==> 04-02 <==
Design chip_to_symbol, start of the top module:
module chip_to_symbol 
(
input logic         i_clk,
input logic         i_rst_n,
input logic         i_stream,
input logic         i_stream_valid,
output logic [3:0]  o_symbol,
output logic        o_symbol_valid       
);
export LEC_CHECK = 0
export ABC_AREA = 1
export CAP_MARGIN = 20
export CELL_PAD_IN_SITES_DETAIL_PLACEMENT = 1
export CORE_ASPECT_RATIO = 1.57
export CORE_MARGIN = 9
export CORE_UTILIZATION = 27
export CTS_CLUSTER_DIAMETER = 288
export GPL_TIMING_DRIVEN = 0
export HOLD_SLACK_MARGIN = -0.08
export MAX_ROUTING_LAYER = met4
export SLEW_MARGIN = 20
export TNS_END_PERCENT = 70
create_clock -name core_clock -period 8.15 [get_ports {i_clk}]
run.sh (not shown) runs the stock make flow with config.mk's settings and CLKGATE_MAP_FILE=.
==> 02-01: changes against 04-02 <==
Settings changed: ABC_AREA 1 to not set, CELL_PAD_IN_SITES_DETAIL_PLACEMENT 1 to not set, CORE_ASPECT_RATIO 1.57 to not set, CORE_MARGIN 9 to 2, CORE_UTILIZATION 27 to 72, CTS_CLUSTER_DIAMETER 288 to not set, CTS_CLUSTER_SIZE set to 76, GPL_TIMING_DRIVEN 0 to not set, HOLD_SLACK_MARGIN -0.08 to not set, MAX_ROUTING_LAYER met4 to not set, PLACE_DENSITY_LB_ADDON set to 0.01, TNS_END_PERCENT 70 to not set.
==> flow/constraint.sdc (replaced) <==
create_clock -name core_clock -period 5.15 [get_ports {i_clk}]
set_input_delay 1.0300 -clock core_clock [delete_from_list [all_inputs] [get_ports {i_clk}]]
set_output_delay 1.0300 -clock core_clock [all_outputs]
set_load 0.01 [all_outputs]
==> 12-25: changes against 04-02 <==
Settings changed: ABC_AREA 1 to not set, CELL_PAD_IN_SITES_DETAIL_PLACEMENT 1 to not set, CORE_ASPECT_RATIO 1.57 to not set, CORE_MARGIN 9 to 2, CORE_UTILIZATION 27 to 72, CTS_CLUSTER_DIAMETER 288 to not set, GPL_TIMING_DRIVEN 0 to not set, HOLD_SLACK_MARGIN -0.08 to not set, MAX_ROUTING_LAYER met4 to not set, SETUP_SLACK_MARGIN set to -0.57, TNS_END_PERCENT 70 to not set.
==> flow/constraint.sdc (replaced) <==
create_clock -name core_clock -period 9.16 [get_ports {i_clk}]
set_input_delay 1.8320 -clock core_clock [delete_from_list [all_inputs] [get_ports {i_clk}]]
set_output_delay 1.8320 -clock core_clock [all_outputs]
set_load 0.01 [all_outputs]
==> 11-15: changes against 04-02 <==
Settings changed: ABC_AREA 1 to not set, CELL_PAD_IN_SITES_DETAIL_PLACEMENT 1 to not set, CORE_ASPECT_RATIO 1.57 to not set, CORE_MARGIN 9 to 2, CORE_UTILIZATION 27 to 72, CTS_CLUSTER_DIAMETER 288 to 28, CTS_CLUSTER_SIZE set to 76, GPL_TIMING_DRIVEN 0 to not set, HOLD_SLACK_MARGIN -0.08 to not set, PLACE_DENSITY_LB_ADDON set to 0.01, SETUP_SLACK_MARGIN set to 1.42, TNS_END_PERCENT 70 to not set.
==> flow/constraint.sdc (replaced) <==
create_clock -name core_clock -period 5.0 [get_ports {i_clk}]
set_input_delay 1.0000 -clock core_clock [delete_from_list [all_inputs] [get_ports {i_clk}]]
set_output_delay 1.0000 -clock core_clock [all_outputs]
set_load 0.01 [all_outputs]
==> results_slide.txt <==
Implementation Results

Die
  • Die area: 34600 um^2

Run status
  • Log Error: [ERROR GRT-0232] Routing congestion too high. Check the congestion heatmap in the GUI.
  • Run status: did not finish
  • Failing step: 5_1_grt

Synthesis
  • Post-synth top cells: ha_1 (761), a21oi_1 (285), nor2_1 (189)
  • Simple Share, Synth: 19.3%

Global routing
  • Grt total ovfl: roughly 86
Source of the figures above: 11-15

==> results_slide.txt <==
Run Summary

Run status
  • Run status: complete, no violations

Job
  • Max-cap viol count: 0

Die
  • Die area: between 90000 and 100000 um^2

Synthesis
  • Post-synth top cells: ha_1 (761), nand2_1 (523), inv_1 (370)
  • Simple Share, Synth: 23.3%

Global routing
  • Initial antenna violation count: 4
Source of the figures above: 04-02

==> results_slide.txt <==
Run Summary

Die
  • Die area: roughly 35000 um^2

Global routing
  • Largest net degree at the start of global routing: 55
  • Grt total ovfl: 0

Synthesis
  • Post-synth top cells: ha_1 (761), a21oi_1 (285), nor2_1 (189)
  • Yosys top cell area share: approximately two fifths

Clocking
  • Setup bufs post-CTS: 0

Run status
  • Run status: complete, no violations
Source of the figures above: 12-25

==> results_slide.txt <==
Run Summary

Final layout
  • Final Instance Area: 26800 um^2

Timing
  • # setup viols final: 3
  • Final setup margin: -0.161 ns

Synthesis
  • Syn_nets: roughly 3700
  • Post-synth top cells: ha_1 (761), a21oi_1 (285), nor2_1 (189)
  • Simple Share, Synth: between 15 and 20%

Global routing
  • Vias in the first global route: 26105
  • Grt total ovfl: 0

Run status
  • Failing Checks: setup timing
  • Run status: failed layout checks

Worst setup path
  • Crit path DAT: 4.28 ns
Source of the figures above: 02-01


---

==> 01-21: inputs <==
==> flow/design.v <==
module chip_to_symbol 
(
input logic         i_clk,
input logic         i_rst_n,
input logic         i_stream,
input logic         i_stream_valid,
output logic [3:0]  o_symbol,
output logic        o_symbol_valid       
);
logic [4:0] r_bit_counter;
logic [31:0] r_received_chip;
logic [5:0] s_ones_counter[15:0];
logic	[31:0]	chip_values [15:0];  
initial 
begin
	chip_values[0] 		=  32'b11011001110000110101001000101110;
	chip_values[8] 		=  32'b11101101100111000011010100100010;
	chip_values[4] 		=  32'b00101110110110011100001101010010;
	chip_values[12] 	=  32'b00100010111011011001110000110101;
	chip_values[2] 		=  32'b01010010001011101101100111000011;
	chip_values[10] 	=  32'b00110101001000101110110110011100;
	chip_values[6] 		=  32'b11000011010100100010111011011001;
	chip_values[14] 	=  32'b10011100001101010010001011101101;
	chip_values[1] 		=  32'b10001100100101100000011101111011;
	chip_values[9] 		=  32'b10111000110010010110000001110111;
	chip_values[5] 		=  32'b01111011100011001001011000000111;
	chip_values[13] 	=  32'b01110111101110001100100101100000;
	chip_values[3]		=  32'b00000111011110111000110010010110;
	chip_values[11]		=  32'b01100000011101111011100011001001;
	chip_values[7] 		=  32'b10010110000001110111101110001100;
	chip_values[15] 	=  32'b11001001011000000111011110111000;
end
always_ff@(posedge i_clk , negedge i_rst_n)
begin
    if(!i_rst_n)
    begin
        r_bit_counter <= 'd0;
    end
    else if(r_bit_counter=='d31) 
    begin
        r_bit_counter <= 'd0;
    end
    else if(i_stream_valid)
    begin
        r_bit_counter <= r_bit_counter + 'd1;
    end
end
always_ff@(posedge i_clk , negedge i_rst_n)
begin
    if(!i_rst_n)
    begin
        r_received_chip <= 'd0;
		for(int i = 0 ; i<16 ; i++)
        begin
			s_ones_counter[i] <= 'd0;
		end
    end
	else if (r_bit_counter==31)
	begin
		for(int i = 0 ; i<16 ; i++)
        begin
			s_ones_counter[i] <= 'd0;
		end
	end
    else if(i_stream_valid)
    begin
        r_received_chip[r_bit_counter]<= i_stream;
        for(int i = 0 ; i<16 ; i++)
        begin
            s_ones_counter[i] <= s_ones_counter[i] + (i_stream ~^ chip_values[i][r_bit_counter]);
        end
    end    
end
	always@(*)
		begin
			if((s_ones_counter[0]>=s_ones_counter[1]) && (s_ones_counter[0]>=s_ones_counter[2]) && (s_ones_counter[0]>=s_ones_counter[3]) && (s_ones_counter[0]>=s_ones_counter[4]) && (s_ones_counter[0]>=s_ones_counter[5]) && (s_ones_counter[0]>=s_ones_counter[6]) && (s_ones_counter[0]>=s_ones_counter[7]) && (s_ones_counter[0]>=s_ones_counter[8]) && (s_ones_counter[0]>=s_ones_counter[9]) && (s_ones_counter[0]>=s_ones_counter[10]) && (s_ones_counter[0]>=s_ones_counter[11]) && (s_ones_counter[0]>=s_ones_counter[12]) && (s_ones_counter[0]>=s_ones_counter[13]) && (s_ones_counter[0]>=s_ones_counter[14]) && (s_ones_counter[0]>=s_ones_counter[15]) ) 
			begin
				o_symbol = 'd0;
			end
			else if((s_ones_counter[1]>=s_ones_counter[0]) && (s_ones_counter[1]>=s_ones_counter[2]) && (s_ones_counter[1]>=s_ones_counter[3]) && (s_ones_counter[1]>=s_ones_counter[4]) && (s_ones_counter[1]>=s_ones_counter[5]) && (s_ones_counter[1]>=s_ones_counter[6]) && (s_ones_counter[1]>=s_ones_counter[7]) && (s_ones_counter[1]>=s_ones_counter[8]) && (s_ones_counter[1]>=s_ones_counter[9]) && (s_ones_counter[1]>=s_ones_counter[10]) && (s_ones_counter[1]>=s_ones_counter[11]) && (s_ones_counter[1]>=s_ones_counter[12]) && (s_ones_counter[1]>=s_ones_counter[13]) && (s_ones_counter[1]>=s_ones_counter[14]) && (s_ones_counter[1]>=s_ones_counter[15]) ) 
			begin
				o_symbol = 'd1;
			end
			else if((s_ones_counter[2]>=s_ones_counter[0]) && (s_ones_counter[2]>=s_ones_counter[1]) && (s_ones_counter[2]>=s_ones_counter[3]) && (s_ones_counter[2]>=s_ones_counter[4]) && (s_ones_counter[2]>=s_ones_counter[5]) && (s_ones_counter[2]>=s_ones_counter[6]) && (s_ones_counter[2]>=s_ones_counter[7]) && (s_ones_counter[2]>=s_ones_counter[8]) && (s_ones_counter[2]>=s_ones_counter[9]) && (s_ones_counter[2]>=s_ones_counter[10]) && (s_ones_counter[2]>=s_ones_counter[11]) && (s_ones_counter[2]>=s_ones_counter[12]) && (s_ones_counter[2]>=s_ones_counter[13]) && (s_ones_counter[2]>=s_ones_counter[14]) && (s_ones_counter[2]>=s_ones_counter[15]) ) 
			begin
				o_symbol = 'd2;
			end
			else if((s_ones_counter[3]>=s_ones_counter[0]) && (s_ones_counter[3]>=s_ones_counter[1]) && (s_ones_counter[3]>=s_ones_counter[2]) && (s_ones_counter[3]>=s_ones_counter[4]) && (s_ones_counter[3]>=s_ones_counter[5]) && (s_ones_counter[3]>=s_ones_counter[6]) && (s_ones_counter[3]>=s_ones_counter[7]) && (s_ones_counter[3]>=s_ones_counter[8]) && (s_ones_counter[3]>=s_ones_counter[9]) && (s_ones_counter[3]>=s_ones_counter[10]) && (s_ones_counter[3]>=s_ones_counter[11]) && (s_ones_counter[3]>=s_ones_counter[12]) && (s_ones_counter[3]>=s_ones_counter[13]) && (s_ones_counter[3]>=s_ones_counter[14]) && (s_ones_counter[3]>=s_ones_counter[15]) ) 
			begin
				o_symbol = 'd3;
			end
			else if((s_ones_counter[4]>=s_ones_counter[0]) && (s_ones_counter[4]>=s_ones_counter[1]) && (s_ones_counter[4]>=s_ones_counter[2]) && (s_ones_counter[4]>=s_ones_counter[3]) && (s_ones_counter[4]>=s_ones_counter[5]) && (s_ones_counter[4]>=s_ones_counter[6]) && (s_ones_counter[4]>=s_ones_counter[7]) && (s_ones_counter[4]>=s_ones_counter[8]) && (s_ones_counter[4]>=s_ones_counter[9]) && (s_ones_counter[4]>=s_ones_counter[10]) && (s_ones_counter[4]>=s_ones_counter[11]) && (s_ones_counter[4]>=s_ones_counter[12]) && (s_ones_counter[4]>=s_ones_counter[13]) && (s_ones_counter[4]>=s_ones_counter[14]) && (s_ones_counter[4]>=s_ones_counter[15]) ) 
			begin
				o_symbol = 'd4;
			end
			else if((s_ones_counter[5]>=s_ones_counter[0]) && (s_ones_counter[5]>=s_ones_counter[1]) && (s_ones_counter[5]>=s_ones_counter[2]) && (s_ones_counter[5]>=s_ones_counter[3]) && (s_ones_counter[5]>=s_ones_counter[4]) && (s_ones_counter[5]>=s_ones_counter[6]) && (s_ones_counter[5]>=s_ones_counter[7]) && (s_ones_counter[5]>=s_ones_counter[8]) && (s_ones_counter[5]>=s_ones_counter[9]) && (s_ones_counter[5]>=s_ones_counter[10]) && (s_ones_counter[5]>=s_ones_counter[11]) && (s_ones_counter[5]>=s_ones_counter[12]) && (s_ones_counter[5]>=s_ones_counter[13]) && (s_ones_counter[5]>=s_ones_counter[14]) && (s_ones_counter[5]>=s_ones_counter[15]) ) 
			begin
				o_symbol = 'd5;
			end
			else if((s_ones_counter[6]>=s_ones_counter[0]) && (s_ones_counter[6]>=s_ones_counter[1]) && (s_ones_counter[6]>=s_ones_counter[2]) && (s_ones_counter[6]>=s_ones_counter[3]) && (s_ones_counter[6]>=s_ones_counter[4]) && (s_ones_counter[6]>=s_ones_counter[5]) && (s_ones_counter[6]>=s_ones_counter[7]) && (s_ones_counter[6]>=s_ones_counter[8]) && (s_ones_counter[6]>=s_ones_counter[9]) && (s_ones_counter[6]>=s_ones_counter[10]) && (s_ones_counter[6]>=s_ones_counter[11]) && (s_ones_counter[6]>=s_ones_counter[12]) && (s_ones_counter[6]>=s_ones_counter[13]) && (s_ones_counter[6]>=s_ones_counter[14]) && (s_ones_counter[6]>=s_ones_counter[15]) ) 
			begin
				o_symbol = 'd6;
			end
			else if((s_ones_counter[7]>=s_ones_counter[0]) && (s_ones_counter[7]>=s_ones_counter[1]) && (s_ones_counter[7]>=s_ones_counter[2]) && (s_ones_counter[7]>=s_ones_counter[3]) && (s_ones_counter[7]>=s_ones_counter[4]) && (s_ones_counter[7]>=s_ones_counter[5]) && (s_ones_counter[7]>=s_ones_counter[6]) && (s_ones_counter[7]>=s_ones_counter[8]) && (s_ones_counter[7]>=s_ones_counter[9]) && (s_ones_counter[7]>=s_ones_counter[10]) && (s_ones_counter[7]>=s_ones_counter[11]) && (s_ones_counter[7]>=s_ones_counter[12]) && (s_ones_counter[7]>=s_ones_counter[13]) && (s_ones_counter[7]>=s_ones_counter[14]) && (s_ones_counter[7]>=s_ones_counter[15]) ) 
			begin
				o_symbol = 'd7;
			end
			else if((s_ones_counter[8]>=s_ones_counter[0]) && (s_ones_counter[8]>=s_ones_counter[1]) && (s_ones_counter[8]>=s_ones_counter[2]) && (s_ones_counter[8]>=s_ones_counter[3]) && (s_ones_counter[8]>=s_ones_counter[4]) && (s_ones_counter[8]>=s_ones_counter[5]) && (s_ones_counter[8]>=s_ones_counter[6]) && (s_ones_counter[8]>=s_ones_counter[7]) && (s_ones_counter[8]>=s_ones_counter[9]) && (s_ones_counter[8]>=s_ones_counter[10]) && (s_ones_counter[8]>=s_ones_counter[11]) && (s_ones_counter[8]>=s_ones_counter[12]) && (s_ones_counter[8]>=s_ones_counter[13]) && (s_ones_counter[8]>=s_ones_counter[14]) && (s_ones_counter[8]>=s_ones_counter[15]) ) 
			begin
				o_symbol = 'd8;
			end
			else if((s_ones_counter[9]>=s_ones_counter[0]) && (s_ones_counter[9]>=s_ones_counter[1]) && (s_ones_counter[9]>=s_ones_counter[2]) && (s_ones_counter[9]>=s_ones_counter[3]) && (s_ones_counter[9]>=s_ones_counter[4]) && (s_ones_counter[9]>=s_ones_counter[5]) && (s_ones_counter[9]>=s_ones_counter[6]) && (s_ones_counter[9]>=s_ones_counter[7]) && (s_ones_counter[9]>=s_ones_counter[8]) && (s_ones_counter[9]>=s_ones_counter[10]) && (s_ones_counter[9]>=s_ones_counter[11]) && (s_ones_counter[9]>=s_ones_counter[12]) && (s_ones_counter[9]>=s_ones_counter[13]) && (s_ones_counter[9]>=s_ones_counter[14]) && (s_ones_counter[9]>=s_ones_counter[15]) ) 
			begin
				o_symbol = 'd9;
			end
			else if((s_ones_counter[10]>=s_ones_counter[0]) && (s_ones_counter[10]>=s_ones_counter[1]) && (s_ones_counter[10]>=s_ones_counter[2]) && (s_ones_counter[10]>=s_ones_counter[3]) && (s_ones_counter[10]>=s_ones_counter[4]) && (s_ones_counter[10]>=s_ones_counter[5]) && (s_ones_counter[10]>=s_ones_counter[6]) && (s_ones_counter[10]>=s_ones_counter[7]) && (s_ones_counter[10]>=s_ones_counter[8]) && (s_ones_counter[10]>=s_ones_counter[9]) && (s_ones_counter[10]>=s_ones_counter[11]) && (s_ones_counter[10]>=s_ones_counter[12]) && (s_ones_counter[10]>=s_ones_counter[13]) && (s_ones_counter[10]>=s_ones_counter[14]) && (s_ones_counter[10]>=s_ones_counter[15]) ) 
			begin
				o_symbol = 'd10;
			end
			else if((s_ones_counter[11]>=s_ones_counter[0]) && (s_ones_counter[11]>=s_ones_counter[1]) && (s_ones_counter[11]>=s_ones_counter[2]) && (s_ones_counter[11]>=s_ones_counter[3]) && (s_ones_counter[11]>=s_ones_counter[4]) && (s_ones_counter[11]>=s_ones_counter[5]) && (s_ones_counter[11]>=s_ones_counter[6]) && (s_ones_counter[11]>=s_ones_counter[7]) && (s_ones_counter[11]>=s_ones_counter[8]) && (s_ones_counter[11]>=s_ones_counter[9]) && (s_ones_counter[11]>=s_ones_counter[10]) && (s_ones_counter[11]>=s_ones_counter[12]) && (s_ones_counter[11]>=s_ones_counter[13]) && (s_ones_counter[11]>=s_ones_counter[14]) && (s_ones_counter[11]>=s_ones_counter[15]) ) 
			begin
				o_symbol = 'd11;
			end
			else if((s_ones_counter[12]>=s_ones_counter[0]) && (s_ones_counter[12]>=s_ones_counter[1]) && (s_ones_counter[12]>=s_ones_counter[2]) && (s_ones_counter[12]>=s_ones_counter[3]) && (s_ones_counter[12]>=s_ones_counter[4]) && (s_ones_counter[12]>=s_ones_counter[5]) && (s_ones_counter[12]>=s_ones_counter[6]) && (s_ones_counter[12]>=s_ones_counter[7]) && (s_ones_counter[12]>=s_ones_counter[8]) && (s_ones_counter[12]>=s_ones_counter[9]) && (s_ones_counter[12]>=s_ones_counter[10]) && (s_ones_counter[12]>=s_ones_counter[11]) && (s_ones_counter[12]>=s_ones_counter[13]) && (s_ones_counter[12]>=s_ones_counter[14]) && (s_ones_counter[12]>=s_ones_counter[15]) ) 
			begin
				o_symbol = 'd12;
			end
			else if((s_ones_counter[13]>=s_ones_counter[0]) && (s_ones_counter[13]>=s_ones_counter[1]) && (s_ones_counter[13]>=s_ones_counter[2]) && (s_ones_counter[13]>=s_ones_counter[3]) && (s_ones_counter[13]>=s_ones_counter[4]) && (s_ones_counter[13]>=s_ones_counter[5]) && (s_ones_counter[13]>=s_ones_counter[6]) && (s_ones_counter[13]>=s_ones_counter[7]) && (s_ones_counter[13]>=s_ones_counter[8]) && (s_ones_counter[13]>=s_ones_counter[9]) && (s_ones_counter[13]>=s_ones_counter[10]) && (s_ones_counter[13]>=s_ones_counter[11]) && (s_ones_counter[13]>=s_ones_counter[12]) && (s_ones_counter[13]>=s_ones_counter[15]) && (s_ones_counter[13]>=s_ones_counter[14]) ) 
			begin
				o_symbol = 'd13;
			end
			else if((s_ones_counter[14]>=s_ones_counter[0]) && (s_ones_counter[14]>=s_ones_counter[1]) && (s_ones_counter[14]>=s_ones_counter[2]) && (s_ones_counter[14]>=s_ones_counter[3]) && (s_ones_counter[14]>=s_ones_counter[4]) && (s_ones_counter[14]>=s_ones_counter[5]) && (s_ones_counter[14]>=s_ones_counter[6]) && (s_ones_counter[14]>=s_ones_counter[7]) && (s_ones_counter[14]>=s_ones_counter[8]) && (s_ones_counter[14]>=s_ones_counter[9]) && (s_ones_counter[14]>=s_ones_counter[10]) && (s_ones_counter[14]>=s_ones_counter[11]) && (s_ones_counter[14]>=s_ones_counter[12]) && (s_ones_counter[14]>=s_ones_counter[13]) && (s_ones_counter[14]>=s_ones_counter[15]) ) 
			begin
				o_symbol = 'd14;
			end
			else
				begin
				o_symbol = 'd15;
				end
			end
assign o_symbol_valid = (r_bit_counter==31);  
endmodule
==> flow/run.sh <==
#!/bin/bash
# the make line also repeats each setting of config.mk as NAME=value (left out here)
make -C /OpenROAD-flow-scripts/flow DESIGN_CONFIG=/design/flow/config.mk WORK_HOME=/design/flow/orfs CLKGATE_MAP_FILE= finish
==> flow/config.mk <==
export PLATFORM = sky130hd
export DESIGN_NAME = chip_to_symbol
export DESIGN_NICKNAME = chip_to_symbol
export VERILOG_FILES = /design/flow/design.v
export SDC_FILE = /design/flow/constraint.sdc
export NUM_CORES = 4
export LEC_CHECK = 0
export ABC_AREA = 1
export CAP_MARGIN = 15
export CELL_PAD_IN_SITES_DETAIL_PLACEMENT = 0
export CELL_PAD_IN_SITES_GLOBAL_PLACEMENT = 0
export CORE_MARGIN = 2
export CORE_UTILIZATION = 72
export CTS_CLUSTER_SIZE = 73
export GPL_TIMING_DRIVEN = 1
export HOLD_SLACK_MARGIN = -0.08
export PLACE_DENSITY = 0.63
export SLEW_MARGIN = 5
==> flow/constraint.sdc <==
create_clock -name core_clock -period 4.09 [get_ports {i_clk}]
set_input_delay 0.8180 -clock core_clock [delete_from_list [all_inputs] [get_ports {i_clk}]]
set_output_delay 0.8180 -clock core_clock [all_outputs]
set_load 0.01 [all_outputs]
==> 11-26: changes against 01-21 <==
==> flow/config.mk (replaced) <==
export PLATFORM = sky130hd
export DESIGN_NAME = chip_to_symbol
export DESIGN_NICKNAME = chip_to_symbol
export VERILOG_FILES = /design/flow/design.v
export SDC_FILE = /design/flow/constraint.sdc
export NUM_CORES = 4
export LEC_CHECK = 0
export ABC_AREA = 1
export CAP_MARGIN = 15
export CORE_MARGIN = 2
export CORE_UTILIZATION = 72
export CTS_CLUSTER_DIAMETER = 353
export CTS_CLUSTER_SIZE = 72
export HOLD_SLACK_MARGIN = -0.09
export SETUP_SLACK_MARGIN = 1.16
export SLEW_MARGIN = 5
export TNS_END_PERCENT = 100
==> flow/constraint.sdc (replaced) <==
create_clock -name core_clock -period 4.05 [get_ports {i_clk}]
set_input_delay 0.8100 -clock core_clock [delete_from_list [all_inputs] [get_ports {i_clk}]]
set_output_delay 0.8100 -clock core_clock [all_outputs]
set_load 0.01 [all_outputs]
==> 03-08: changes against 01-21 <==
==> flow/config.mk (replaced) <==
export PLATFORM = sky130hd
export DESIGN_NAME = chip_to_symbol
export DESIGN_NICKNAME = chip_to_symbol
export VERILOG_FILES = /design/flow/design.v
export SDC_FILE = /design/flow/constraint.sdc
export NUM_CORES = 4
export LEC_CHECK = 0
export CAP_MARGIN = 20
export CORE_MARGIN = 2
export CORE_UTILIZATION = 66
export SETUP_SLACK_MARGIN = 1.05
export SLEW_MARGIN = 20
==> flow/constraint.sdc (replaced) <==
create_clock -name core_clock -period 4.06 [get_ports {i_clk}]
set_input_delay 0.8120 -clock core_clock [delete_from_list [all_inputs] [get_ports {i_clk}]]
set_output_delay 0.8120 -clock core_clock [all_outputs]
set_load 0.01 [all_outputs]
==> flow_summary.toml <==
# synthesis and place-and-route metrics
[run_status]
status = "finished with violations"
so.violations = "setup timing"

[logic_synthesis]
netlist_area_um2 = 23830

[grt]
grt_overflow = 0
grt_pass1_wl_um = 161000
grt.total_usage_pct = 55.11
grt_max_degree = 56

[cells_and_area]
largestClassByArea = "logic gates"

[detailed_routing]
num_vias = 29390
route.met2.wl_um = 44360
top_layer_used = "met5"

[floorplanning]
core-area_um2 = 35570

[final_timing]
maxSlewViolCount = 0
report.final.hold_viol_count = 0
setup_violations = 4
setup_slack_ns = -0.8094

[place]
dpl_cell_area_um2 = 29190

[clocking]
cts.reportedPaths.clkPinSlew_ns = 0.09
The numbers above come from 03-08.

==> flow_summary.toml <==
# synthesis and place-and-route metrics
[run_status]
status = "finished with violations"
so.violations = "setup timing"

[place]
dpl_cell_area_um2 = 25410

[logic_synthesis]
netlist_area_um2 = 22620

[detailed_routing]
num_vias = 26790
top_layer_used = "met5"
route.met2.wl_um = 36520

[grt]
grt.total_usage_pct = 55.08
grt_overflow = 0
grt_max_degree = 80
grt_pass1_wl_um = 138300

[final_timing]
setup_slack_ns = -0.3911
fin_setup_tns_ns = -1.270
setup_violations = 4
report.final.hold_viol_count = 0

[clocking]
cts.reportedPaths.clkPinSlew_ns = 0.09
cts_setup_buffers = 15
postCtsHoldBufs = 0

[floorplanning]
core-area_um2 = 30750
The numbers above come from 01-21.

==> flow_summary.toml <==
# flow metrics
[run_status]
status = "aborted with a tool error"
haltStage = "global routing (5_1_grt)"
error_line = "[ERROR GRT-0232] Routing congestion too high. Check the congestion heatmap in the GUI."

[floorplanning]
io_pins = 9
core-area_um2 = 30750
rows = 64
die_h_um = 181.3

[grt]
grt_overflow = 124
grt.total_usage_pct = 80.50
gr-usage-met1_pct = 80.79

[logic_synthesis]
mux_share_pct = 0.08849
top_cell = "ha_1"
xor_share_pct = 0.6194
top_cells_by_count = "ha_1 (761), nand2_1 (523), inv_1 (370), nor2_1 (300), nand3_1 (244)"
netlist_area_um2 = 22620
ys_cells = 3131
numSynthFlops = 101
synth_nets = 3896

[place]
dp_hpwl_um = 70000
dpl_cell_area_um2 = 26050

[clocking]
cts-htree-levels = 3
cts.sink_count = 101
The numbers above come from 11-26.

